Setup of garnet:
// ATCONV
module  ATCONV(
	input		clk,
	input		reset,
	output 	    busy,	
	input		ready,	
	output reg	[11:0]	iaddr,
	input signed [12:0]	idata,
	output	reg 	cwr,
	output  reg	[11:0]	caddr_wr,
	output reg 	[12:0] 	cdata_wr,
	output	reg 	crd,
	output reg	[11:0] 	caddr_rd,
	input 	[12:0] 	cdata_rd,
	output reg 	csel
	);
Size: ~110 flip-flops.
clock: 6.36 ns
lec_check: 0
abc_area: 1
cap_margin: 20
cell_pad_in_sites_global_placement: 1
core_margin: 9
core_utilization: 32
cts_cluster_diameter: 387
cts_cluster_size: 99
place_density: 0.7
slew_margin: 15
tns_end_percent: 10
run.sh (not shown) runs the stock make flow with config.mk's settings and CLKGATE_MAP_FILE=.
The final report for garnet shows a completed flow and a layout that fails verification, specifically negative setup slack.
Edits applied to the flow inputs when going from garnet to tundra:
Settings: ABC_AREA no longer set, was 1; CORE_UTILIZATION now 56, was 32; CORE_MARGIN now 2, was 9; CELL_PAD_IN_SITES_GLOBAL_PLACEMENT now 0, was 1; TNS_END_PERCENT no longer set, was 10; CTS_CLUSTER_SIZE no longer set, was 99; the clock period (ns, I/O delays scaled along) now 3.64, was 6.36.
### Flow results
The flow completed for tundra, but it is not clean: the layout still shows negative setup slack.
Going from garnet to tundra, worst slack after detailed placement lower; final setup TNS lower.
The count of non-CTS buffers in the layout in tundra is 0.912 times that in garnet.
Setup changes, tundra to amber
Settings: an added CTS_CLUSTER_SIZE of 60; an added PLACE_DENSITY_LB_ADDON of 0.27; a change of CORE_UTILIZATION from 56 to 72; a deleted PLACE_DENSITY that had been 0.7; a change of CTS_CLUSTER_DIAMETER from 387 to 75; a change of the clock period (ns, I/O delays scaled along) from 3.64 to 6.36.
[summary]
- amber never completed, since it errored out during global routing.
- Row count: amber vs tundra down about 12%
- The die used by amber is smaller than the one used by tundra.
- The instance area at placement of amber is lower than that of tundra.
Changes in harbor relative to amber:
Settings: a change of CORE_UTILIZATION from 72 to 32; a change of CTS_CLUSTER_SIZE from 60 to 99; a change of CORE_MARGIN from 2 to 9; a change of CTS_CLUSTER_DIAMETER from 75 to 387; an added ABC_AREA of 1; a change of PLACE_DENSITY_LB_ADDON from 0.27 to 0.07; a change of CELL_PAD_IN_SITES_GLOBAL_PLACEMENT from 0 to 1.
## What came out
The runs compared here, amber and harbor, all ended either early or with open violations.
To summarise harbor: no stage aborted, but the layout did not pass its checks, failing on negative setup slack.
Post-synth net total, harbor and amber: larger value in harbor
harbor — number of distinct standard cells referenced by the synthesized netlist 22 lower, amber as reference
The fraction of the mapped netlist area in adder cells in harbor sits 0.23 points below the value recorded for amber.
harbor ends up with lower share of synthesized cell area in and-or and or-and compound cells than amber does.
Half-perimeter wire length of the detailed placement result on harbor is behind amber.
harbor vs. amber: summed standard-cell area reported by yosys ~0 delta, post-synthesis simple-gate area fraction +6.6 points, register area share after synthesis ~0 delta.
[inputs] cedar vs harbor
Settings: swapping 32 for 72 in CORE_UTILIZATION; swapping 9 for 2 in CORE_MARGIN; putting SETUP_SLACK_MARGIN at 1.83 where nothing was set; swapping 1 for 0 in CELL_PAD_IN_SITES_GLOBAL_PLACEMENT; swapping 387 for 75 in CTS_CLUSTER_DIAMETER; clearing PLACE_DENSITY_LB_ADDON, which used to be 0.07; clearing ABC_AREA, which used to be 1; clearing CTS_CLUSTER_SIZE, which used to be 99.
### Flow results
cedar is listed as incomplete: the tool reported an error in global routing and the run ended there. [harbor] flow finished | final checks: failed | reasons: negative setup slack. As of cedar, post-synthesis average cell area had risen by more than 10% compared to harbor. Taking harbor as the reference, in cedar number of distinct library cell variants in the gate-level netlist after synthesis saw an increase, multiplexer share of the synthesized area increased 3.7 points. The die used by cedar is smaller than the one used by harbor. Count of library flops with an enable pin came out exactly the same in cedar and harbor. cedar has total placed cells including tap cells below what harbor had.
Inputs modified between cedar and yarrow:
Settings: SETUP_SLACK_MARGIN: 1.83 -> 1.89; PLACE_DENSITY_LB_ADDON: unset -> 0.01.
Results
The flow ended early for yarrow: it failed with a tool error in global routing. Going from cedar to yarrow, number of instances resized during post-cts repair shrank by more than 10%. Delta (yarrow minus cedar): placed wire-length estimate moved up; cell count after synthesis level; post-synth tally of flip-flops with integrated enable level; die area level; basic-gate share of the synthesized area counting and, or, nand and nor cells level. In the flow results for yarrow and cedar, the number of buffers inserted by post-CTS setup repair is smaller on yarrow. Width of the die: yarrow vs cedar identical.

== the baseline ==
The RTL this note starts from:
==> flow/design.v <==
`timescale 1ns/10ps
module  ATCONV(
	input		clk,
	input		reset,
	output 	    busy,	
	input		ready,	
	output reg	[11:0]	iaddr,
	input signed [12:0]	idata,
	output	reg 	cwr,
	output  reg	[11:0]	caddr_wr,
	output reg 	[12:0] 	cdata_wr,
	output	reg 	crd,
	output reg	[11:0] 	caddr_rd,
	input 	[12:0] 	cdata_rd,
	output reg 	csel
	);
	reg [2:0] cur_state, next_state;
	localparam IDLE = 3'd0;
	localparam READ_IMAGE = 3'd1;
	localparam WRITE_MEM0 = 3'd2;
	localparam READ_MEM0 = 3'd3;
	localparam WRITE_MEM1 = 3'd4;
	localparam FINISH = 3'd5;
	reg [5:0] col, row;
	reg [4:0] tempX_L0, tempY_L0;
	reg [3:0] cnt;
	wire [3:0] is_pad;
	assign is_pad[0] = (col < 6'd2);
	assign is_pad[1] = (col > 6'd61);
	assign is_pad[2] = (row < 6'd2);
	assign is_pad[3] = (row > 6'd61);
	assign busy = !(cur_state == FINISH || cur_state == IDLE);
    reg signed [12:0] kernal;
	reg signed [29:0] conv_sum;
	reg [12:0] max;
	always @(posedge clk or posedge reset) begin
		if(reset) cur_state <= IDLE; 
		else cur_state <= next_state;
	end
	always @(*) begin
		case(cur_state)
			IDLE: begin
				if(ready == 1'b1) next_state = READ_IMAGE;
				else next_state = IDLE;
			end
			READ_IMAGE: begin
				if(cnt == 4'd11) next_state = WRITE_MEM0;
				else next_state = READ_IMAGE;
			end
			WRITE_MEM0: begin
				if(row == 6'd63 && col == 6'd63) next_state = READ_MEM0;
				else next_state = READ_IMAGE;
			end
			READ_MEM0: begin
				if(cnt == 4'd5) next_state = WRITE_MEM1;
				else next_state = READ_MEM0;
			end
			WRITE_MEM1: begin
				if(row == 6'd62 && col == 6'd62) next_state = FINISH;
				else next_state = READ_MEM0;
			end
			FINISH: begin
				next_state = IDLE;
			end
			default: begin
				next_state = IDLE;
			end
		endcase
	end
	always @(posedge clk or posedge reset) begin
		if(reset) begin
			col <= 6'd0;
			row <= 6'd0;
			cnt <= 4'd0;
			tempX_L0 <= 5'd0;
			tempY_L0 <= 5'd0;
			csel <= 1'b0;
			cwr <= 1'b0;
			crd <= 1'b0;
			max <= 13'd0;
			iaddr <= 12'd0;
			caddr_rd <= 12'd0;
			caddr_wr <= 12'd0;
			cdata_wr <= 13'd0;
		end
		else begin
			case(cur_state)
				READ_IMAGE: begin
					case(cnt)
						4'd0: begin   
							case({is_pad[2], is_pad[0]})
								2'b00: iaddr <= {row-6'd2, col-6'd2};
								2'b01: iaddr <= {row-6'd2, 6'd0};
								2'b10: iaddr <= {6'd0, col-6'd2};
								2'b11: iaddr <= {6'd0, 6'd0};
						    endcase
							conv_sum <= 30'd0;
						end
						4'd1: begin   
							if(is_pad[2] == 1'b1) iaddr <= {6'd0, col};
							else iaddr <= {row-6'd2, col};
							conv_sum <= $signed(idata) * kernal;
						end
						4'd2: begin   
							case({is_pad[2], is_pad[1]})
								2'b00: iaddr <= {row-6'd2, col+6'd2};
								2'b01: iaddr <= {row-6'd2, 6'd63};
								2'b10: iaddr <= {6'd0, col+6'd2};
								2'b11: iaddr <= {6'd0, 6'd63};
							endcase
							conv_sum <= conv_sum + $signed(idata) * kernal;
						end
						4'd3: begin   
							if(is_pad[0] == 1'b1) iaddr <= {row, 6'd0};
							else iaddr <= {row, col-6'd2};
							conv_sum <= conv_sum + $signed(idata) * kernal;
						end
						4'd4: begin   
							iaddr <= {row, col};
							conv_sum <= conv_sum + $signed(idata) * kernal;
						end
						4'd5: begin   
							if(is_pad[1] == 1'b1) iaddr <= {row, 6'd63};
							else iaddr <= {row, col+6'd2};
							conv_sum <= conv_sum + $signed(idata) * kernal;
						end
						4'd6: begin   
							case({is_pad[3], is_pad[0]})
								2'b00: iaddr <= {row+6'd2, col-6'd2};
								2'b01: iaddr <= {row+6'd2, 6'd0};
								2'b10: iaddr <= {6'd63, col-6'd2};
								2'b11: iaddr <= {6'd63, 6'd0};
							endcase
							conv_sum <= conv_sum + $signed(idata) * kernal;
						end
						4'd7: begin   
							if(is_pad[3] == 1'b1) iaddr <= {6'd63, col};
							else iaddr <= {row+6'd2, col};
							conv_sum <= conv_sum + $signed(idata) * kernal;
						end
						4'd8: begin   
							case({is_pad[3], is_pad[1]})
								2'b00: iaddr <= {row+6'd2, col+6'd2};
								2'b01: iaddr <= {row+6'd2, 6'd63};
								2'b10: iaddr <= {6'd63, col+6'd2};
								2'b11: iaddr <= {6'd63, 6'd63};
							endcase
							conv_sum <= conv_sum + $signed(idata) * kernal;
						end
						4'd9: begin
							conv_sum <= conv_sum + $signed(idata) * kernal;
						end
						4'd10: begin
							conv_sum <= conv_sum + $signed(13'h1FF4);
						end
						4'd11: begin
							caddr_wr <= {row, col};
							cdata_wr <= (conv_sum[16] || conv_sum[16:4] <= 13'd11)? 13'd0 : conv_sum[16:4]-13'd11;
						end
					endcase
					if(cnt == 11) begin
						cnt <= 4'd0;
						cwr <= 1'b1;
						csel <= 1'b0;
					end
					else 
						cnt <= cnt + 4'd1;
				end
				WRITE_MEM0: begin
					cwr <= 1'b0;
					if(col == 6'd63) begin
						col <= 6'd0;
						row <= row + 6'd1;
					end
					else 
						col <= col + 6'd1;
					if(row == 6'd63 && col == 6'd63) begin
						row <= 6'd0;
						col <= 6'd0;
						cwr <= 1'b0;
						crd <= 1'b1;
						csel <= 1'b0;
					end
				end
				READ_MEM0: begin
					case(cnt)
						4'd0: begin
							caddr_rd <= {row, col};
							max <= 13'd0;
						end
						4'd1: begin
							caddr_rd <= {row, col+6'd1};
							max <= cdata_rd;
						end
						4'd2: begin
							caddr_rd <= {row+6'd1, col};
							max <= (max > cdata_rd)? max : cdata_rd; 
						end
						4'd3: begin
							caddr_rd <= {row+6'd1, col+6'd1};
							max <= (max > cdata_rd)? max : cdata_rd; 
						end
						4'd4: begin
							max <= (max > cdata_rd)? max : cdata_rd;
						end
						4'd5: begin 
							caddr_wr <= {tempY_L0, tempX_L0};
							if(max != 13'd0) begin
								if(max[3:0] != 13'd0) cdata_wr <= (max[12:4] + 1) << 4;
								else cdata_wr <= max[12:4] << 4;
							end
							else 
								cdata_wr <= 13'd0;
						end
					endcase
					if(cnt == 4'd5) begin
						cnt <= 4'd0;
						cwr <= 1'b1;
						crd <= 1'b0;
						csel <= 1'b1;
					end
					else 
						cnt <= cnt + 4'd1;
				end
				WRITE_MEM1: begin
					if(tempX_L0 == 5'd31) begin
						tempY_L0 <= tempY_L0 + 5'd1;
						tempX_L0 <= 5'd0;
					end
					else 
						tempX_L0 <= tempX_L0 + 5'd1;
					if(col == 6'd62) begin
						col <= 6'd0;
						row <= row + 6'd2;
					end
					else
						col <= col + 6'd2;
					if(row == 6'd62 && col == 6'd62) begin
						cwr <= 1'b0;
						crd <= 1'b0;
						csel <= 1'b0;
					end
					else begin
						cwr <= 1'b0;
						crd <= 1'b1;
						csel <= 1'b0;
					end
				end
				FINISH: begin
					row <= 6'd0;
					col <= 6'd0;
					tempX_L0 <= 5'd0;
					tempY_L0 <= 5'd0;
				end
			endcase
		end
	end
	always @(*) begin
		case(cnt)
			4'd1: kernal = 13'h1FFF;
			4'd2: kernal = 13'h1FFE;
			4'd3: kernal = 13'h1FFF;
			4'd4: kernal = 13'h1FFC;
			4'd5: kernal = 13'h0010;
			4'd6: kernal = 13'h1FFC;
			4'd7: kernal = 13'h1FFF;
			4'd8: kernal = 13'h1FFE;
			4'd9: kernal = 13'h1FFF;
			default: kernal = 13'h0;
		endcase
	end
endmodule
Settings: LEC_CHECK=0, CAP_MARGIN=20, CORE_MARGIN=2, CORE_UTILIZATION=53, HOLD_SLACK_MARGIN=0.29, SETUP_SLACK_MARGIN=-0.61, SLEW_MARGIN=20, TNS_END_PERCENT=5; clock period 8.43 ns.
The baseline | stages: all done | timing, DRC, antenna: all pass
The inputs of the candidate differ from those of the baseline as listed below.
-- flow/config.mk --
<<< the baseline, line 8
export CAP_MARGIN = 20
export CORE_MARGIN = 2
export CORE_UTILIZATION = 53
export HOLD_SLACK_MARGIN = 0.29
export SETUP_SLACK_MARGIN = -0.61
export SLEW_MARGIN = 20
>>> the candidate, line 8
export CAP_MARGIN = 20
export CORE_MARGIN = 2
export CORE_UTILIZATION = 58
export CTS_CLUSTER_DIAMETER = 376
export CTS_CLUSTER_SIZE = 34
export SETUP_SLACK_MARGIN = -0.61
export SLEW_MARGIN = 20
==> flow/constraint.sdc <==
create_clock -name core_clock -period 8.68 [get_ports {clk}]
set_input_delay 1.7360 -clock core_clock [delete_from_list [all_inputs] [get_ports {clk}]]
set_output_delay 1.7360 -clock core_clock [all_outputs]
set_load 0.01 [all_outputs]
[summary]
Compared with the baseline, the candidate shows clock skew higher by 4.6 ps.
Compared with the baseline, in the candidate multi-input gate share of the layout cell area increased by 0.41 points relative to the old numbers; met3 track utilization from global routing increased by 0.30 points relative to the old numbers; critical path depth in cells decreased by 1 relative to the old numbers; met1 usage in global routing increased by 4.9 points relative to the old numbers.
Global routing usage summed across all routing layers | the candidate above the baseline
The floorplan core area in the baseline is 1.11 times that in the candidate.
